==> run E: inputs <==
==> flow/design.v <==
`timescale 1ns / 1ps
module mat_mul #
	(
        parameter integer DIM_LOG = 2,     
        parameter integer DIM = 2**DIM_LOG,
        parameter integer SIZE = DIM*DIM,
        parameter integer SIZE_LOG = 2*DIM_LOG,
        parameter integer DATA_WIDTH = 32
    )
    (
		input wire  s00_axi_aclk,
		input wire  s00_axi_aresetn,
		output wire  s00_axis_tready,
		input wire [DATA_WIDTH-1 : 0] s00_axis_tdata,
		input wire  s00_axis_tlast,
        input wire  s00_axis_tvalid,
		output wire  m00_axis_tvalid,
        output wire [DATA_WIDTH-1 : 0] m00_axis_tdata,
        output wire [(DATA_WIDTH/8)-1 : 0] m00_axis_tstrb,
        output wire  m00_axis_tlast,
        input wire  m00_axis_tready,
        input wire sel, 
        input wire start
    );
	reg busy;               
	reg item_done;          
	reg matrix_done;        
	reg start_transfer;     
	reg transfer;           
	reg last_transfer;      
	reg mac_enable;         
    reg [DATA_WIDTH-1 : 0] mem_A [0 : SIZE-1];  
    reg [DATA_WIDTH-1 : 0] mem_B [0 : SIZE-1];  
    reg [DATA_WIDTH-1 : 0] mem_R [0 : SIZE-1];  
    reg [DATA_WIDTH-1 : 0] mat_A;    
    reg [DATA_WIDTH-1 : 0] mat_B;    
    reg [DATA_WIDTH-1 : 0] mat_R;    
    reg [SIZE_LOG-1 : 0] addr_stream_in;     
    reg [SIZE_LOG-1 : 0] addr_stream_out;    
    wire [SIZE_LOG-1 : 0] addr_A;    
    wire [SIZE_LOG-1 : 0] addr_B;    
    reg [SIZE_LOG-1 : 0] addr_R;     
    reg [DIM_LOG-1 : 0] row_cnt;     
    reg [DIM_LOG-1 : 0] col_cnt;     
    reg [DIM_LOG-1 : 0] tmp_cnt;     
    wire [DATA_WIDTH-1 : 0] mad;     
    reg [DATA_WIDTH-1 : 0] mac;      
    assign s00_axis_tready = !busy  && s00_axis_tvalid ;  
    always @ (posedge s00_axi_aclk) begin
        if (!s00_axi_aresetn || s00_axis_tlast)
            addr_stream_in <= 0;
        else if (s00_axis_tready)  
            addr_stream_in <= addr_stream_in+1 ;  
    end
    always @ (posedge s00_axi_aclk) begin 
        if (s00_axis_tvalid && !sel && s00_axis_tready)  
            mem_A [addr_stream_in] <= s00_axis_tdata;
        if (busy)  
            mat_A <= mem_A [addr_A];
    end
    always @ (posedge s00_axi_aclk) begin
        if (s00_axis_tvalid && sel && s00_axis_tready)  
            mem_B [addr_stream_in] <= s00_axis_tdata;
        if (busy)  
            mat_B <= mem_B [addr_B];
    end
    assign m00_axis_tstrb = 4'hf;    
    assign m00_axis_tdata = mat_R;   
    assign m00_axis_tlast = last_transfer;   
    assign m00_axis_tvalid =  transfer; 
    always @ (posedge s00_axi_aclk) begin
        if (!s00_axi_aresetn || matrix_done)  
            addr_stream_out <= 0;
        else if ((m00_axis_tready && transfer  || start_transfer  ))  
            addr_stream_out <=   addr_stream_out + 1;  
    end
    always @ (posedge s00_axi_aclk) begin
        if (!s00_axi_aresetn)
            start_transfer <= 0;
        else
            start_transfer <= matrix_done; 
    end
    always @ (posedge s00_axi_aclk) begin
        if (!s00_axi_aresetn || (m00_axis_tlast && m00_axis_tvalid && m00_axis_tready))  
            transfer <= 0;
        else if (start_transfer)  
            transfer <= 1; 
    end
    always @ (posedge s00_axi_aclk) begin
        if (!s00_axi_aresetn)
            last_transfer <= 0;
        else if (m00_axis_tready && transfer || start_transfer)
            last_transfer <= (addr_stream_out == SIZE-1); 
    end
    always @ (posedge s00_axi_aclk) begin
        if (item_done)  
            mem_R [addr_R] <= mad ;  
        if (m00_axis_tready && transfer || start_transfer)  
            mat_R <= mem_R [addr_stream_out];
    end
    always @ (posedge s00_axi_aclk) begin
        if (!s00_axi_aresetn || matrix_done ) 
            busy <= 0;
        else if (start )  
            busy <= 1'b1;
    end
    always @ (posedge s00_axi_aclk) begin
        if (!s00_axi_aresetn)
            item_done <= 0;
        else
            item_done <= (tmp_cnt==DIM-1 && busy) ;  
    end
    always @ (posedge s00_axi_aclk) begin
        if (!s00_axi_aresetn)
            matrix_done <= 0;
        else
            matrix_done <= (row_cnt == DIM-1) && (col_cnt == DIM-1) && (tmp_cnt==DIM-1) ;  
    end
    always @ (posedge s00_axi_aclk) begin
        if (!s00_axi_aresetn || start || tmp_cnt == DIM)  
            tmp_cnt <= 0;
        else if (busy && !matrix_done)  
            tmp_cnt <= tmp_cnt + 1;
    end
    always @ (posedge s00_axi_aclk) begin
        if (!s00_axi_aresetn || start || col_cnt==DIM)  
            col_cnt <= 0;
        else if (busy && tmp_cnt==DIM-1)  
            col_cnt <= col_cnt + 1;
    end
    always @ (posedge s00_axi_aclk) begin
        if (!s00_axi_aresetn || start || row_cnt==DIM)  
            row_cnt <= 0;
        else if (busy && col_cnt == DIM-1 && tmp_cnt==DIM-1)  
            row_cnt <= row_cnt + 1;
    end
    assign addr_A = row_cnt * (DIM) + tmp_cnt;  
    assign addr_B = tmp_cnt * (DIM) + col_cnt;
    always @ (posedge s00_axi_aclk) begin
        if (!s00_axi_aresetn || start)
            addr_R <= 0;
        else if (busy && item_done)  
            addr_R <= addr_R + 1 ;  
    end
    assign mad = mat_A * mat_B + mac;
    always @ (posedge s00_axi_aclk) begin
       if (!s00_axi_aresetn || tmp_cnt==0 )  
           mac <= 0;
       else if (mac_enable)
           mac <= mad ;  
    end
    always @ (posedge s00_axi_aclk) begin
       if (!s00_axi_aresetn)
           mac_enable <= 0;
       else if (busy)
           mac_enable <= 1;  
    end
endmodule
==> flow/run.sh <==
#!/bin/bash
# the make line also repeats each setting of config.mk as NAME=value (left out here)
make -C /OpenROAD-flow-scripts/flow DESIGN_CONFIG=/design/flow/config.mk WORK_HOME=/design/flow/orfs CLKGATE_MAP_FILE= finish
==> flow/config.mk <==
export PLATFORM = sky130hd
export DESIGN_NAME = mat_mul
export DESIGN_NICKNAME = mat_mul
export VERILOG_FILES = /design/flow/design.v
export SDC_FILE = /design/flow/constraint.sdc
export NUM_CORES = 4
export LEC_CHECK = 0
export CAP_MARGIN = 20
export CELL_PAD_IN_SITES_DETAIL_PLACEMENT = 0
export CELL_PAD_IN_SITES_GLOBAL_PLACEMENT = 0
export CORE_MARGIN = 2
export CORE_UTILIZATION = 72
export CTS_CLUSTER_SIZE = 47
export MAX_ROUTING_LAYER = met5
export SETUP_SLACK_MARGIN = 1.49
export SLEW_MARGIN = 20
==> flow/constraint.sdc <==
create_clock -name core_clock -period 5.14 [get_ports {s00_axi_aclk}]
set_input_delay 1.0280 -clock core_clock [delete_from_list [all_inputs] [get_ports {s00_axi_aclk}]]
set_output_delay 1.0280 -clock core_clock [all_outputs]
set_load 0.01 [all_outputs]
==> run P: changes against run E <==
CELL_PAD_IN_SITES_DETAIL_PLACEMENT = default   (was 0)
CELL_PAD_IN_SITES_GLOBAL_PLACEMENT = default   (was 0)
CORE_UTILIZATION = 24   (was 72)
CTS_CLUSTER_SIZE = default   (was 47)
MAX_ROUTING_LAYER = default   (was met5)
PLACE_DENSITY = 0.6   (was default)
SETUP_SLACK_MARGIN = default   (was 1.49)
==> flow/constraint.sdc (replaced) <==
create_clock -name core_clock -period 9.07 [get_ports {s00_axi_aclk}]
set_input_delay 1.8140 -clock core_clock [delete_from_list [all_inputs] [get_ports {s00_axi_aclk}]]
set_output_delay 1.8140 -clock core_clock [all_outputs]
set_load 0.01 [all_outputs]
==> run M: changes against run E <==
CELL_PAD_IN_SITES_DETAIL_PLACEMENT = default   (was 0)
CELL_PAD_IN_SITES_GLOBAL_PLACEMENT = default   (was 0)
CTS_CLUSTER_SIZE = 23   (was 47)
MAX_ROUTING_LAYER = default   (was met5)
SETUP_SLACK_MARGIN = default   (was 1.49)
==> flow/constraint.sdc (replaced) <==
create_clock -name core_clock -period 6.95 [get_ports {s00_axi_aclk}]
set_input_delay 1.3900 -clock core_clock [delete_from_list [all_inputs] [get_ports {s00_axi_aclk}]]
set_output_delay 1.3900 -clock core_clock [all_outputs]
set_load 0.01 [all_outputs]
==> run C: changes against run E <==
ABC_AREA = 0   (was default)
CAP_MARGIN = 10   (was 20)
CELL_PAD_IN_SITES_DETAIL_PLACEMENT = 1   (was 0)
CELL_PAD_IN_SITES_GLOBAL_PLACEMENT = 1   (was 0)
CORE_ASPECT_RATIO = 1.49   (was default)
CORE_UTILIZATION = 28   (was 72)
CTS_CLUSTER_SIZE = 15   (was 47)
MAX_ROUTING_LAYER = default   (was met5)
MIN_ROUTING_LAYER = met1   (was default)
PLACE_DENSITY_LB_ADDON = 0.17   (was default)
SETUP_SLACK_MARGIN = 1.61   (was 1.49)
TNS_END_PERCENT = 85   (was default)
==> flow/constraint.sdc (replaced) <==
create_clock -name core_clock -period 5.64 [get_ports {s00_axi_aclk}]
set_input_delay 1.1280 -clock core_clock [delete_from_list [all_inputs] [get_ports {s00_axi_aclk}]]
set_output_delay 1.1280 -clock core_clock [all_outputs]
set_load 0.01 [all_outputs]
==> results <==
Status: run M complete, but fails checks; run C complete, but fails checks; run P complete, no violations; run E complete, but fails checks
Layout check failures: run M negative setup slack; run C negative setup slack; run P -; run E negative setup slack
Total global-route track usage: run M 0.4226; run C 0.1601; run P 0.1155; run E 0.4499
Cell Area, Placed: run M 84350 µm²; run C 89030 µm²; run P 86210 µm²; run E 85880 µm²
Register-to-register path setup slack: run M -0.67 ns; run C -1.76 ns; run P 0.56 ns; run E -2.54 ns
Worst hold path cell count: run M 1; run C 1; run P 1; run E 2
Slowest library cell on the worst path: run M sky130_fd_sc_hd__nor3_1; run C sky130_fd_sc_hd__edfxtp_1; run P sky130_fd_sc_hd__edfxtp_1; run E sky130_fd_sc_hd__fa_2
Average wire length per cell after detail routing: run M 36.38 µm; run C 26.14 µm; run P 21.51 µm; run E 39.34 µm
Non-clock buffer share of cell area: run M 0.04229; run C 0.05334; run P 0.01691; run E 0.05117
Launching instance or port of the critical path: run M mat_B[2]; run C mat_B[1]; run P mat_A[11]; run E mat_A[8]
Number of antenna repair diodes: run M 4; run C 3; run P 3; run E 19
Number of global-route vias before repair: run M 46.75k; run C 45.75k; run P 41.71k; run E 48.20k
Comb area share: run M 0.3053; run C 0.2935; run P 0.2960; run E 0.3072
Final non-filler cell total: run M 6368; run C 8738; run P 9036; run E 6442
Global-route wire length before repair: run M 330.3 mm; run C 330.0 mm; run P 285.9 mm; run E 348.2 mm
Non-CTS buffers: run M 403; run C 503; run P 195; run E 464
Number of buffers on the longest clock path: run M 3; run C 4; run P 4; run E 3
Max incr delay on CP: run M 0.88 ns; run C 0.53 ns; run P 0.95 ns; run E 0.66 ns
